==> run a: inputs <==
==> flow/design.v <==
module pe_fc(
		input clk,
		input rst_n,
		input signed [7:0] data_i,
		input signed [7:0] weight_i,
		input signed [15:0] bias_i,
		input en,
		input bias_en,
		input flush,
		output reg signed [31:0] data_o
);
reg signed [15:0] mul;
reg signed [15:0] add;    
always @(posedge clk or negedge rst_n) begin
	if (!rst_n)
		mul <= 0;
	else 
		mul <= data_i * weight_i;
end
always @(*) begin
	if (en)
		add = mul;
	else if (bias_en)
		add = bias_i;
	else
		add = 0;
end
always @(posedge clk or negedge rst_n) begin
	if (!rst_n)
		data_o <= 0;
	else if (flush)
		data_o <= mul;
	else 
		data_o <= data_o + add;
end
endmodule
module fc_top(
	input wire clk,
	input wire rst_n,
	input wire valid_i,
	input wire [9*8-1:0] data_in,
	input wire [9*8-1:0] weight1,
	input wire [9*8-1:0] weight2,
	input wire [31:0] bias,
	output reg valid_o,
	output reg [7:0] data1_o,
	output reg [7:0] data2_o
);
parameter M0 = 4'd11;  
parameter n = 15;  
reg [9*8-1:0] weight1_inst;
reg [9*8-1:0] weight2_inst;
reg [32-1:0]  bias_inst;
wire signed [7:0] input_div [8:0];
wire signed [7:0] weight1_div [8:0];
wire signed [7:0] weight2_div [8:0];
wire signed [15:0] bias1;
wire signed [15:0] bias2;
reg       fc_en;
reg [3:0] cnt;
reg [5:0] num_cnt;
reg pe_en;
reg bias_en;
reg flush;
reg signed [7:0] pe_data;
reg signed [7:0] pe_weight1;
reg signed [7:0] pe_weight2;
wire signed [31:0] data_o_1,data_o_2;
reg signed [35:0] data_big_1, data_big_2;
genvar input_allo;
generate for (input_allo=0; input_allo<9; input_allo=input_allo+1)
	begin: INPUT_ALLOCATION
		assign input_div[input_allo] = data_in[(input_allo+1)*8 -1-:8];	
	end
endgenerate
genvar weight_allo;
generate for (weight_allo=0; weight_allo<9; weight_allo=weight_allo+1)
	begin: WEIGHT_ALLOCATION
		assign weight1_div[weight_allo] = weight1_inst[(weight_allo+1)*8 -1-:8];	
		assign weight2_div[weight_allo] = weight2_inst[(weight_allo+1)*8 -1-:8];	
	end
endgenerate
assign bias1 = bias_inst[15:0];
assign bias2 = bias_inst[31:16];
always @(posedge clk or negedge rst_n) begin
	if (!rst_n)
		weight1_inst <= 0;
	else if (valid_i)
		weight1_inst <= weight1;
end
always @(posedge clk or negedge rst_n) begin
	if (!rst_n)
		weight2_inst <= 0;
	else if (valid_i)
		weight2_inst <= weight2;
end
always @(posedge clk or negedge rst_n) begin
	if (!rst_n)
		bias_inst <= 0;
	else if (valid_i)
		bias_inst <= bias;
end
always @(posedge clk or negedge rst_n) begin
	if (!rst_n)
		fc_en <= 1'b0;
	else if (valid_i)
		fc_en <= 1'b1;
	else if (cnt == 4'd11)
		fc_en <= 1'b0;
end
always @(posedge clk or negedge rst_n) begin
	if (!rst_n)
		cnt <= 0;
	else if (cnt == 4'd12)
		cnt <= 0;
	else if (valid_i | fc_en)
		cnt <= cnt + 1'b1;
end
always @(posedge clk or negedge rst_n) begin
	if (!rst_n)
		num_cnt <= 0;
	else if (num_cnt == 6'd32 && valid_i)
		num_cnt <= 6'd1;
	else if (valid_i)
		num_cnt <= num_cnt + 1'b1;
end
always @(posedge clk or negedge rst_n) begin
	if (!rst_n)
		pe_en <= 1'b0;
	else if ((cnt>= 5'd1) && (cnt<= 5'd9))
		pe_en <= 1'b1;
	else 
		pe_en <= 1'b0;
end
always @(posedge clk or negedge rst_n) begin
	if (!rst_n)
		bias_en <= 1'b0;
	else if ((cnt== 5'd10) && (num_cnt == 6'd1))
		bias_en <= 1'b1;
	else 
		bias_en <= 1'b0;
end
always @(posedge clk or negedge rst_n) begin
	if (!rst_n)
		flush <= 1'b0;
	else if ((cnt== 5'd1) && (num_cnt == 6'd1))
		flush <= 1'b1;
	else 
		flush <= 1'b0;
end
always @(*) begin
	if ((cnt>= 5'd1) && (cnt<= 5'd9))
		pe_data = input_div[cnt-1];
	else
		pe_data = 0;
end
always @(*) begin
	if ((cnt>= 5'd1) && (cnt<= 5'd9))
		pe_weight1 = weight1_div[cnt-1];
	else
		pe_weight1 = 0;
end
always @(*) begin
	if ((cnt>= 5'd1) && (cnt<= 5'd9))
		pe_weight2 = weight2_div[cnt-1];
	else
		pe_weight2 = 0;
end
pe_fc u_pe_fc1(
	.clk(clk),
	.rst_n(rst_n),
	.data_i(pe_data),
	.weight_i(pe_weight1),
	.bias_i(bias1),
	.en(pe_en),
	.bias_en(bias_en),
	.flush(flush),
	.data_o(data_o_1)
);
pe_fc u_pe_fc2(
	.clk(clk),
	.rst_n(rst_n),
	.data_i(pe_data),
	.weight_i(pe_weight2),
	.bias_i(bias2),
	.en(pe_en),
	.bias_en(bias_en),
	.flush(flush),
	.data_o(data_o_2)
);
always @(posedge clk or negedge rst_n) begin
	if (!rst_n)
		data_big_1 <= 0;
	else
		data_big_1 <= data_o_1 * $signed({1'b0, M0});
end
always @(posedge clk or negedge rst_n) begin
	if (!rst_n)
		data_big_2 <= 0;
	else
		data_big_2 <= data_o_2 * $signed({1'b0, M0});
end
always@(posedge clk or negedge rst_n) begin  
	if(!rst_n)
		data1_o <= 0;
	else if((cnt== 5'd12) && (num_cnt == 6'd32)) begin
		if (data_big_1[35])
			data1_o <= (&data_big_1[35:22])?data_big_1[22:15]:8'h80;
		else 
			data1_o <= data_big_1[35:22]?8'h7f:data_big_1[22:15];
	end
end
always@(posedge clk or negedge rst_n) begin  
	if(!rst_n)
		data2_o <= 0;
	else if((cnt== 5'd12) && (num_cnt == 6'd32)) begin
		if (data_big_2[35])
			data2_o <= (&data_big_2[35:22])?data_big_2[22:15]:8'h80;
		else 
			data2_o <= data_big_2[35:22]?8'h7f:data_big_2[22:15];
	end
end
always@(posedge clk or negedge rst_n) begin
	if(!rst_n)
		valid_o <= 1'b0;
	else if (valid_o)
		valid_o <= 1'b0;
	else if ((cnt== 5'd12) && (num_cnt == 6'd32))
		valid_o <= 1'b1;
end
endmodule 
==> flow/run.sh <==
#!/bin/bash
# the make line also repeats each setting of config.mk as NAME=value (left out here)
make -C /OpenROAD-flow-scripts/flow DESIGN_CONFIG=/design/flow/config.mk WORK_HOME=/design/flow/orfs CLKGATE_MAP_FILE= finish
==> flow/config.mk <==
export PLATFORM = sky130hd
export DESIGN_NAME = fc_top
export DESIGN_NICKNAME = fc_top
export VERILOG_FILES = /design/flow/design.v
export SDC_FILE = /design/flow/constraint.sdc
export NUM_CORES = 4
export LEC_CHECK = 0
export CAP_MARGIN = 15
export CORE_MARGIN = 2
export CORE_UTILIZATION = 72
export CTS_CLUSTER_SIZE = 39
export SLEW_MARGIN = 20
==> flow/constraint.sdc <==
create_clock -name core_clock -period 6.48 [get_ports {clk}]
set_input_delay 1.2960 -clock core_clock [delete_from_list [all_inputs] [get_ports {clk}]]
set_output_delay 1.2960 -clock core_clock [all_outputs]
set_load 0.01 [all_outputs]
==> run b: changes against run a <==
Settings changed: MAX_ROUTING_LAYER set to met4, PLACE_DENSITY_LB_ADDON set to 0.01, SETUP_SLACK_MARGIN set to 1.86.
==> run c: changes against run a <==
Settings changed: CAP_MARGIN 15 to 20, CORE_UTILIZATION 72 to 71, CTS_CLUSTER_SIZE 39 to 28, PLACE_DENSITY_LB_ADDON set to 0.26, SETUP_SLACK_MARGIN set to -0.43.
==> flow/constraint.sdc (replaced) <==
create_clock -name core_clock -period 5.41 [get_ports {clk}]
set_input_delay 1.0820 -clock core_clock [delete_from_list [all_inputs] [get_ports {clk}]]
set_output_delay 1.0820 -clock core_clock [all_outputs]
set_load 0.01 [all_outputs]
==> run d: changes against run a <==
Settings changed: CAP_MARGIN 15 to 20, CORE_UTILIZATION 72 to 40, CTS_CLUSTER_SIZE 39 to not set, PLACE_DENSITY set to 0.6.
==> flow/constraint.sdc (replaced) <==
create_clock -name core_clock -period 8.0 [get_ports {clk}]
set_input_delay 1.6000 -clock core_clock [delete_from_list [all_inputs] [get_ports {clk}]]
set_output_delay 1.6000 -clock core_clock [all_outputs]
set_load 0.01 [all_outputs]
==> results_dict.tcl <==
# yosys + openroad results
set metrics [dict create \
    status "aborted with a tool error" \
    flow.stopped_at "global routing (5_1_grt)" \
    firstError "[ERROR GRT-0232] Routing congestion too high. Check the congestion heatmap in the GUI." \
    post-place-ws_ns -0.320 \
    use_met1_pct 86.0 \
    postPlaceCellArea_sq_um 31900 \
    die-height_um 202 \
]
That was run b.
==> results_dict.tcl <==
# collected from the flow reports
set metrics [dict create \
    postPlaceCellArea_sq_um 31800 \
    post-place-ws_ns 0.385 \
    die-height_um 269 \
    status "no timing/DRC/antenna violations" \
]
That was run d.
==> results_dict.tcl <==
# collected from the flow reports
set metrics [dict create \
    use_met1_pct 50.8 \
    drv_slew 1 \
    status "complete, but fails checks" \
    fin_ws_ns -2.80 \
    postPlaceCellArea_sq_um 32700 \
    setup_viol 24 \
    failed_checks "max-slew violations, negative setup slack" \
]
That was run c.
==> results_dict.tcl <==
# collected from the flow reports
set metrics [dict create \
    antenna-diode-count 4 \
    failed_checks "negative setup slack" \
    die-height_um 202 \
    post-place-ws_ns -0.715 \
    fin_ws_ns -0.00284 \
    status "complete, but fails checks" \
    setup_viol 1 \
    postPlaceCellArea_sq_um 32100 \
]
That was run a.
